==> 03-15 <==
==> flow/design.v <==
module joinC #(parameter N = 5)(
	input [N - 1 : 0] valid_in,
	output reg  [N - 1 : 0] ready_in,
	output valid_out,
	input ready_out
);
	assign valid_out = &valid_in; 
	reg[N - 1 : 0] singleValid;
	integer i, j;
	always @(*)begin
		for(i = 0; i < N; i = i + 1)begin
			singleValid[i] = 1;
			for(j = 0; j < N; j = j + 1)
				if(i != j)
					singleValid[i] = singleValid[i] & valid_in[j];
		end
		for(i = 0; i < N; i = i + 1)begin
			ready_in[i] = singleValid[i] & ready_out;
		end
	end
endmodule
module OEHB #(parameter INPUTS = 1,
		parameter OUTPUTS = 1,
		parameter DATA_IN_SIZE = 32,
		parameter DATA_OUT_SIZE = 32)
	(
		input clk,
		input rst,
		input [INPUTS * (DATA_IN_SIZE)- 1 : 0]data_in_bus,
		input [INPUTS - 1 : 0]valid_in_bus,
		output [INPUTS - 1 : 0] ready_in_bus,
		output [OUTPUTS * (DATA_OUT_SIZE) - 1 : 0]data_out_bus,
		output reg [OUTPUTS - 1 : 0]valid_out_bus,
		input 	[OUTPUTS - 1 : 0] ready_out_bus
);
	wire reg_en;
	reg [DATA_IN_SIZE - 1 : 0] data_reg;
	always@(posedge clk, posedge rst)
		if(rst)
			valid_out_bus[0] <= 0;
		else
			valid_out_bus[0] <= valid_in_bus[0] | ~ready_in_bus[0];
	always@(posedge clk, posedge rst)
		if(rst)
			data_reg <= 0;
		else if(reg_en)
			data_reg <= data_in_bus[0 * DATA_IN_SIZE +: DATA_IN_SIZE];
	assign data_out_bus[0 * DATA_OUT_SIZE +: DATA_OUT_SIZE] = data_reg;
	assign ready_in_bus[0] = ~valid_out_bus[0] | ready_out_bus[0];
	assign reg_en = ready_in_bus[0] & valid_in_bus[0];
endmodule
module delay_buffer #(parameter SIZE = 32) (
	input clk, rst,
	input valid_in, ready_in,
	output valid_out
);
	reg [SIZE - 1 : 0] shift_reg;
	always @(posedge clk)begin
		if(ready_in | rst)
			shift_reg[0] <= valid_in;
	end
	always @(posedge clk)begin
		if(rst)
			shift_reg[SIZE - 1 : 1] <= 0;
		else if(ready_in)
			shift_reg[SIZE - 1 : 1] <= shift_reg[SIZE - 2 : 0];
	end
	assign valid_out = shift_reg[SIZE - 1];
endmodule
module mul_4_stage (
	input clk, ce,
	input[31 : 0] a,
	input [31 : 0] b,
	output [31 : 0] p
);
	reg [31 : 0] a_reg, b_reg, q0, q1, q2;
	wire [63 : 0] mul_wire;
	assign mul_wire = a_reg * b_reg;
	wire [31 : 0] mul;
	assign mul = mul_wire[31 : 0];
	always @(posedge clk)
		if(ce)begin
			a_reg <= a;
			b_reg <= b;
			q0 <= mul;
			q1 <= q0;
			q2 <= q1;
		end
	assign p = q2;
endmodule
module mul_op #(parameter INPUTS = 2,
		parameter OUTPUTS = 1,
		parameter DATA_IN_SIZE = 32,
		parameter DATA_OUT_SIZE = 32)
		(
		input clk,
		input rst,
		input [INPUTS * (DATA_IN_SIZE)- 1 : 0]data_in_bus,
		input [INPUTS - 1 : 0]valid_in_bus,
		output [INPUTS - 1 : 0] ready_in_bus,
		output [OUTPUTS * (DATA_OUT_SIZE) - 1 : 0]data_out_bus,
		output [OUTPUTS - 1 : 0]valid_out_bus,
		input 	[OUTPUTS - 1 : 0] ready_out_bus
);
	localparam LATENCY = 4;
	wire [2 * DATA_OUT_SIZE - 1 : 0] temp_result;
	wire join_valid;
	wire buff_valid, oehb_valid, oehb_ready;
	wire oehb_dataOut, oehb_datain;
	joinC #(.N(INPUTS)) add_fork(.valid_in(valid_in_bus), .ready_in(ready_in_bus), .valid_out(join_valid), .ready_out(oehb_ready));
	mul_4_stage multiply_unit (.clk(clk), .ce(oehb_ready), .a(data_in_bus[0 * DATA_IN_SIZE +: DATA_IN_SIZE]), .b(data_in_bus[1 * DATA_IN_SIZE +: DATA_IN_SIZE]), .p(data_out_bus[0 * DATA_OUT_SIZE +: DATA_OUT_SIZE]));
	delay_buffer #(.SIZE(LATENCY - 1))delay_buff(.clk(clk), .rst(rst), .valid_in(join_valid), .ready_in(oehb_ready), .valid_out(buff_valid));
	OEHB #(.INPUTS(1), .OUTPUTS(1), .DATA_IN_SIZE(1), .DATA_OUT_SIZE(1)) oehb_buffer (.clk(clk), .rst(rst),
										 .data_in_bus(1'b0), .valid_in_bus(buff_valid), .ready_in_bus(oehb_ready),
										 .data_out_bus(oehb_dataOut), .valid_out_bus(valid_out_bus[0]), .ready_out_bus(ready_out_bus[0]));
endmodule
==> flow/run.sh <==
#!/bin/bash
# the make line also repeats each setting of config.mk as NAME=value (left out here)
make -C /OpenROAD-flow-scripts/flow DESIGN_CONFIG=/design/flow/config.mk WORK_HOME=/design/flow/orfs CLKGATE_MAP_FILE= finish
==> flow/config.mk <==
export PLATFORM = sky130hd
export DESIGN_NAME = mul_op
export DESIGN_NICKNAME = mul_op
export VERILOG_FILES = /design/flow/design.v
export SDC_FILE = /design/flow/constraint.sdc
export NUM_CORES = 4
export LEC_CHECK = 0
export ABC_AREA = 0
export CAP_MARGIN = 0
export CELL_PAD_IN_SITES_DETAIL_PLACEMENT = 2
export CORE_ASPECT_RATIO = 0.7
export CORE_MARGIN = 7
export CORE_UTILIZATION = 42
export GPL_TIMING_DRIVEN = 1
export PLACE_DENSITY = 0.7
export SETUP_SLACK_MARGIN = 0.59
export SLEW_MARGIN = 10
export TNS_END_PERCENT = 90
==> flow/constraint.sdc <==
create_clock -name core_clock -period 5.25 [get_ports {clk}]
set_input_delay 1.0500 -clock core_clock [delete_from_list [all_inputs] [get_ports {clk}]]
set_output_delay 1.0500 -clock core_clock [all_outputs]
set_load 0.01 [all_outputs]
==> 08-20: changes against 03-15 <==
- ABC_AREA: 0 -> unset
- CAP_MARGIN: 0 -> 20
- CELL_PAD_IN_SITES_DETAIL_PLACEMENT: 2 -> unset
- CORE_ASPECT_RATIO: 0.7 -> unset
- CORE_MARGIN: 7 -> 2
- CORE_UTILIZATION: 42 -> 66
- GPL_TIMING_DRIVEN: 1 -> unset
- PLACE_DENSITY: 0.7 -> unset
- SETUP_SLACK_MARGIN: 0.59 -> unset
- SLEW_MARGIN: 10 -> 20
- TNS_END_PERCENT: 90 -> unset
==> flow/constraint.sdc (replaced) <==
create_clock -name core_clock -period 6.53 [get_ports {clk}]
set_input_delay 1.3060 -clock core_clock [delete_from_list [all_inputs] [get_ports {clk}]]
set_output_delay 1.3060 -clock core_clock [all_outputs]
set_load 0.01 [all_outputs]
==> 02-19: changes against 03-15 <==
- ABC_AREA: 0 -> unset
- CAP_MARGIN: 0 -> 20
- CELL_PAD_IN_SITES_DETAIL_PLACEMENT: 2 -> unset
- CORE_ASPECT_RATIO: 0.7 -> unset
- CORE_MARGIN: 7 -> 2
- CORE_UTILIZATION: 42 -> 57
- GPL_TIMING_DRIVEN: 1 -> unset
- PLACE_DENSITY: 0.7 -> unset
- SETUP_SLACK_MARGIN: 0.59 -> unset
- SLEW_MARGIN: 10 -> 20
- TNS_END_PERCENT: 90 -> unset
==> flow/constraint.sdc (replaced) <==
create_clock -name core_clock -period 7.52 [get_ports {clk}]
set_input_delay 1.5040 -clock core_clock [delete_from_list [all_inputs] [get_ports {clk}]]
set_output_delay 1.5040 -clock core_clock [all_outputs]
set_load 0.01 [all_outputs]
==> summary of the runs <==
02-19 completed with no timing, DRC or antenna violations. 08-20 produced a layout that fails on negative setup slack. 03-15 finished but failed the layout checks on negative setup slack.
Via count, highest first: 03-15, 08-20, 02-19.
Of 02-19 and 03-15, 03-15 has the higher clock skew (gap 0.0047 ns).
Non-clock buffer count, highest first: 03-15, 08-20, 02-19.
Of 02-19 and 03-15, 03-15 has the higher first-iteration DRC count (gap about 80%, measured against 03-15).
Sequential cell count is the same in 08-20 and 03-15.
==> figures <==
metric	03-15	08-20	02-19
Status	complete, but fails checks	complete, but fails checks	complete, no violations
Violated checks	negative setup slack	negative setup slack	-
Area used by multi-input combinational logic	15200 sq um	14700 sq um	14200 sq um
Pin count of the biggest net entering global routing	74	80	72
Total global routing track utilization	45.9%	32.0%	27.6%
Placement Rows	68	65	69
Stages on worst setup path	23	22	22
Number of global-route vias before repair	21188	15258	14633
Maximum fanout count along the critical path	8	5	18
Number of antenna cells inserted	4	0	0
